## Hq2x
module Hq2x #(parameter LENGTH = 16, parameter HALF_DEPTH = 1, parameter DWIDTH = HALF_DEPTH ? 11 : 23)
(
	input             clk,
	input             ce_in,
	input  [DWIDTH:0] inputpixel,
	input             mono,
	input             disable_hq2x,
	input             reset_frame,
	input             reset_line,
	input             ce_out,
	input       [1:0] read_y,
	input             hblank,
	output [DWIDTH:0] outpixel
);
Size in the first run: ~7,000 cells after synthesis, roughly 2,800 flip-flops, roughly 34 I/O pins, roughly 120,000 sq um of cells after synthesis.
==> flow/config.mk <==
export PLATFORM = sky130hd
export DESIGN_NAME = Hq2x
export DESIGN_NICKNAME = Hq2x
export VERILOG_FILES = /design/flow/design.v
export SDC_FILE = /design/flow/constraint.sdc
export NUM_CORES = 4
export LEC_CHECK = 0
export CAP_MARGIN = 20
export CORE_MARGIN = 2
export CORE_UTILIZATION = 72
export PLACE_DENSITY_LB_ADDON = 0.0
export SETUP_SLACK_MARGIN = 1.25
export SLEW_MARGIN = 20
==> flow/constraint.sdc <==
create_clock -name core_clock -period 4.49 [get_ports {clk}]
set_input_delay 0.8980 -clock core_clock [delete_from_list [all_inputs] [get_ports {clk}]]
set_output_delay 0.8980 -clock core_clock [all_outputs]
set_load 0.01 [all_outputs]
run.sh (not shown) runs the stock make flow with config.mk's settings and CLKGATE_MAP_FILE=.
The starting point finished with negative setup slack left.
Next try:
- CORE_UTILIZATION: 72 -> 52
- PLACE_DENSITY: unset -> 0.6
- PLACE_DENSITY_LB_ADDON: 0.0 -> unset
- SETUP_SLACK_MARGIN: 1.25 -> unset
- clock period: 4.49 -> 7.21 ns (I/O delays scaled with it)
Now the flow finished clean.
Area after synthesis is unchanged.
Sequential share of layout area is higher by 2.9 points.
Utilization came out lower by 26 points.
Routed wire length decreases by 25%.

========
Starting RTL as in the previous note.
make LEC_CHECK=0 ABC_AREA=0 CAP_MARGIN=15 CELL_PAD_IN_SITES_DETAIL_PLACEMENT=0 CORE_ASPECT_RATIO=0.98 CORE_MARGIN=5 CORE_UTILIZATION=67 GPL_ROUTABILITY_DRIVEN=1 MAX_ROUTING_LAYER=met5 MIN_ROUTING_LAYER=met1 SLEW_MARGIN=20 TNS_END_PERCENT=75 finish   # period 4.6 ns
The baseline produced a layout that fails on setup timing.
Change:
CELL_PAD_IN_SITES_DETAIL_PLACEMENT = 1   (was 0)
CELL_PAD_IN_SITES_GLOBAL_PLACEMENT = 3   (was not set)
CORE_MARGIN = 10   (was 5)
CORE_UTILIZATION = 22   (was 67)
CTS_CLUSTER_DIAMETER = 241   (was not set)
GPL_TIMING_DRIVEN = 0   (was not set)
HOLD_SLACK_MARGIN = 0.28   (was not set)
MAX_ROUTING_LAYER = met4   (was met5)
MIN_ROUTING_LAYER = met2   (was met1)
PLACE_DENSITY_LB_ADDON = 0.15   (was not set)
SLEW_MARGIN = 25   (was 20)
Result:
- The changed run finished but fails on setup timing
- total power goes up by 5.9%
- via count goes up by 23%
- wire length goes up by 37%
- register-to-register slack degrades by 0.21 ns
- hold slack is about the same
- fmax goes down by 3.3%
Change:
ABC_AREA = not set   (was 0)
CAP_MARGIN = 20   (was 15)
CELL_PAD_IN_SITES_DETAIL_PLACEMENT = not set   (was 1)
CELL_PAD_IN_SITES_GLOBAL_PLACEMENT = not set   (was 3)
CORE_ASPECT_RATIO = not set   (was 0.98)
CORE_MARGIN = 2   (was 10)
CORE_UTILIZATION = 45   (was 22)
CTS_CLUSTER_DIAMETER = not set   (was 241)
GPL_ROUTABILITY_DRIVEN = not set   (was 1)
GPL_TIMING_DRIVEN = not set   (was 0)
HOLD_SLACK_MARGIN = not set   (was 0.28)
MAX_ROUTING_LAYER = not set   (was met4)
MIN_ROUTING_LAYER = not set   (was met2)
PLACE_DENSITY = 0.6   (was not set)
PLACE_DENSITY_LB_ADDON = not set   (was 0.15)
SLEW_MARGIN = 20   (was 25)
TNS_END_PERCENT = not set   (was 75)
clock period = 8.0 ns   (was 4.6 ns; I/O delays follow)
What happened:
- The changed run finished with timing, DRC and antenna clean
- routed wire length drops by 33%
- core utilization climbs by 23 points
- first-iteration DRC count drops by about 26%
- synthesized area stays the same
- total power drops by about 50%
- non-clock buffer count drops by 504
- setup slack is better by 2.7 ns
Change:
CELL_PAD_IN_SITES_DETAIL_PLACEMENT = 2   (was not set)
CELL_PAD_IN_SITES_GLOBAL_PLACEMENT = 2   (was not set)
CORE_UTILIZATION = 64   (was 45)
CTS_CLUSTER_DIAMETER = 223   (was not set)
MAX_ROUTING_LAYER = met5   (was not set)
MIN_ROUTING_LAYER = met2   (was not set)
PLACE_DENSITY = not set   (was 0.6)
SETUP_SLACK_MARGIN = 0.48   (was not set)
SLEW_MARGIN = 40   (was 20)
TNS_END_PERCENT = 10   (was not set)
With this change the flow ended with an error in 3_5_place_dp.
Synthesized cell count stays the same.
Synthesized area stays the same.
Die size fell by 29%.
Change:
CELL_PAD_IN_SITES_DETAIL_PLACEMENT = not set   (was 2)
CELL_PAD_IN_SITES_GLOBAL_PLACEMENT = not set   (was 2)
CORE_UTILIZATION = 45   (was 64)
CTS_CLUSTER_DIAMETER = not set   (was 223)
GPL_ROUTABILITY_DRIVEN = 0   (was not set)
MAX_ROUTING_LAYER = met4   (was met5)
MIN_ROUTING_LAYER = not set   (was met2)
PLACE_DENSITY = 0.6   (was not set)
SETUP_SLACK_MARGIN = not set   (was 0.48)
SLEW_MARGIN = 20   (was 40)
TNS_END_PERCENT = not set   (was 10)
After rerunning: The changed run went through all stages and came out clean. Area after synthesis does not change. Die area grows by 42%. Synthesized cell count does not change.
Change:
CORE_UTILIZATION = 70   (was 45)
GPL_ROUTABILITY_DRIVEN = not set   (was 0)
MAX_ROUTING_LAYER = not set   (was met4)
clock period = 5.4 ns   (was 8.0 ns; I/O delays follow)
Effect:
- This time the run completed and failed the layout checks on setup timing
- via count is higher by 11%
- routed wire length went up by 15%
- register-to-register slack degrades by 1.7 ns
- setup slack gets worse by 1.7 ns
- clock-buffer cell count is higher by 2
- worst hold slack degrades by 0.0056 ns
- core utilization goes up by 31 points
- design area is higher by 3.7%
- clock skew went down by 0.016 ns
- power is higher by 60%
No activity file was given, so power comes from the tool's default toggle rates.
